Setup of cedar:
## caesar_cipher
module caesar_cipher (
   input            clk
  ,input            rst_n
  ,input            ptxt_valid  
  ,input            mode  
  ,input            key_shift_dir_1  
  ,input            key_shift_dir_3  
  ,input      [4:0] key_shift_num_1  
  ,input      [4:0] key_shift_num_3  
  ,input      [7:0] ptxt_char
  ,output reg [7:0] ctxt_char
  ,output reg       err_invalid_key_shift_num
  ,output reg       err_invalid_ptxt_char
  ,output reg       ctx_ready
);
For scale: about 2300 cells after synthesis, roughly 35 I/O pins.
clock: 13.2 ns
lec_check: 0
cap_margin: 20
core_aspect_ratio: 0.89
core_margin: 2
core_utilization: 72
cts_cluster_diameter: 142
cts_cluster_size: 100
place_density: 0.39
slew_margin: 20
run.sh (not shown) runs the stock make flow with config.mk's settings and CLKGATE_MAP_FILE=.
cedar went all the way through synthesis, placement and routing and the layout is clean on timing, DRC and antenna.
The inputs of fjord differ from those of cedar as listed below.
# cedar
export LEC_CHECK = 0
export CAP_MARGIN = 20
export CORE_ASPECT_RATIO = 0.89
export CORE_MARGIN = 2
export CORE_UTILIZATION = 72
export CTS_CLUSTER_DIAMETER = 142
export CTS_CLUSTER_SIZE = 100
export PLACE_DENSITY = 0.39
export SLEW_MARGIN = 20
create_clock -name core_clock -period 13.2 [get_ports {clk}]
# fjord
export LEC_CHECK = 0
export ABC_AREA = 1
export CAP_MARGIN = 20
export CORE_MARGIN = 2
export CORE_UTILIZATION = 72
export CTS_CLUSTER_DIAMETER = 335
export CTS_CLUSTER_SIZE = 99
export HOLD_SLACK_MARGIN = -0.05
export PLACE_DENSITY = 0.39
export SLEW_MARGIN = 20
create_clock -name core_clock -period 5.57 [get_ports {clk}]
Findings:
FAIL fjord @ detailed placement (3_5_place_dp): tool exited with error. Multiplexer area fraction after synthesis delta for fjord relative to cedar: 3.8 points lower. Cmp cedar and fjord / standard cell core area / higher: cedar. fjord against cedar: aoi/oai-family share of the synthesized area shrank by 16 points; chip area estimate from yosys synthesis saw a decrease. Diff cedar -> fjord | die area | down by more than 10%. Delta (fjord minus cedar): synthesized cell count grew by about 9%, synthesized area per cell shrank by 18%, distinct cell type count of the synthesized netlist shrank by about 47%.
Here is what was changed in the inputs of harbor compared with fjord.
# fjord
export LEC_CHECK = 0
export ABC_AREA = 1
export CAP_MARGIN = 20
export CORE_MARGIN = 2
export CORE_UTILIZATION = 72
export CTS_CLUSTER_DIAMETER = 335
export CTS_CLUSTER_SIZE = 99
export HOLD_SLACK_MARGIN = -0.05
export PLACE_DENSITY = 0.39
export SLEW_MARGIN = 20
create_clock -name core_clock -period 5.57 [get_ports {clk}]
# harbor
export LEC_CHECK = 0
export CAP_MARGIN = 20
export CORE_MARGIN = 2
export CORE_UTILIZATION = 40
export SLEW_MARGIN = 20
create_clock -name core_clock -period 14.0 [get_ports {clk}]
--- outcome ---
- No stage failed in harbor, and the final checks on the layout all came back clean.
- fjord → harbor: core area higher, boundary pin count roughly the same.
- Cmp harbor and fjord / basic-gate share of the synthesized area counting and, or, nand and nor cells / higher: fjord
- Taking harbor as 1.0, fjord lands at 1.09 on instance count of the mapped netlist.
- Compared with fjord, harbor shows a lower adder-cell area share of the yosys netlist.
--- input diff harbor..raven ---
# harbor
export LEC_CHECK = 0
export CAP_MARGIN = 20
export CORE_MARGIN = 2
export CORE_UTILIZATION = 40
export SLEW_MARGIN = 20
create_clock -name core_clock -period 14.0 [get_ports {clk}]
# raven
export LEC_CHECK = 0
export ABC_AREA = 1
export CAP_MARGIN = 20
export CORE_MARGIN = 2
export CORE_UTILIZATION = 36
export CTS_CLUSTER_DIAMETER = 344
export CTS_CLUSTER_SIZE = 98
export GPL_ROUTABILITY_DRIVEN = 0
export PLACE_DENSITY_LB_ADDON = 0.08
export SLEW_MARGIN = 20
export TNS_END_PERCENT = 10
create_clock -name core_clock -period 14.0 [get_ports {clk}]
Findings:
Per the comparison of raven with harbor, worst slack after detailed placement increased 1.58 ns; worst slew slack as a fraction of its limit rose 12 points. Compared with harbor, final standard cell area without fillers in raven decreased by more than 10%.

caesar_cipher again, from the RTL that the note above started with.
Settings: LEC_CHECK=0, ABC_AREA=1, CAP_MARGIN=0, CORE_ASPECT_RATIO=1.46, CORE_MARGIN=2, CORE_UTILIZATION=72, CTS_CLUSTER_DIAMETER=374, CTS_CLUSTER_SIZE=95, PLACE_DENSITY=0.38, SLEW_MARGIN=20, TNS_END_PERCENT=10; clock period 8.59 ns.
The baseline aborted during global routing, error GRT-0116.
==> next run, changes <==
- ABC_AREA: 1 -> unset
- CAP_MARGIN: 0 -> 20
- CORE_ASPECT_RATIO: 1.46 -> unset
- CORE_UTILIZATION: 72 -> 70
- CTS_CLUSTER_DIAMETER: 374 -> unset
- CTS_CLUSTER_SIZE: 95 -> unset
- MAX_ROUTING_LAYER: unset -> met4
- PLACE_DENSITY: 0.38 -> unset
- TNS_END_PERCENT: 10 -> unset
- clock period: 8.59 -> 10.7 ns (I/O delays scaled with it)
The changed run died in global routing.
Die size went up by 15%.
Synthesized cell count went down by 8.0%.
Area after synthesis went up by 12%.
==> next run, changes <==
- CAP_MARGIN: 20 -> 15
- CELL_PAD_IN_SITES_DETAIL_PLACEMENT: unset -> 0
- CELL_PAD_IN_SITES_GLOBAL_PLACEMENT: unset -> 0
- CORE_UTILIZATION: 70 -> 65
- CTS_CLUSTER_DIAMETER: unset -> 51
- GPL_TIMING_DRIVEN: unset -> 1
- MAX_ROUTING_LAYER: met4 -> unset
- MIN_ROUTING_LAYER: unset -> met1
- TNS_END_PERCENT: unset -> 65
Result: The changed run finished but fails on negative setup slack; area after synthesis stays the same; die area goes up by 7.5%; synthesized cell count does not change.
==> next run, changes <==
- ABC_AREA: unset -> 1
- CTS_CLUSTER_SIZE: unset -> 77
- PLACE_DENSITY_LB_ADDON: unset -> 0.01
Now the flow finished with timing, DRC and antenna clean.
Clock-buffer cell count shrinks by 1.
First-iteration DRC count is lower by 68%.
Wire length fell by 41%.
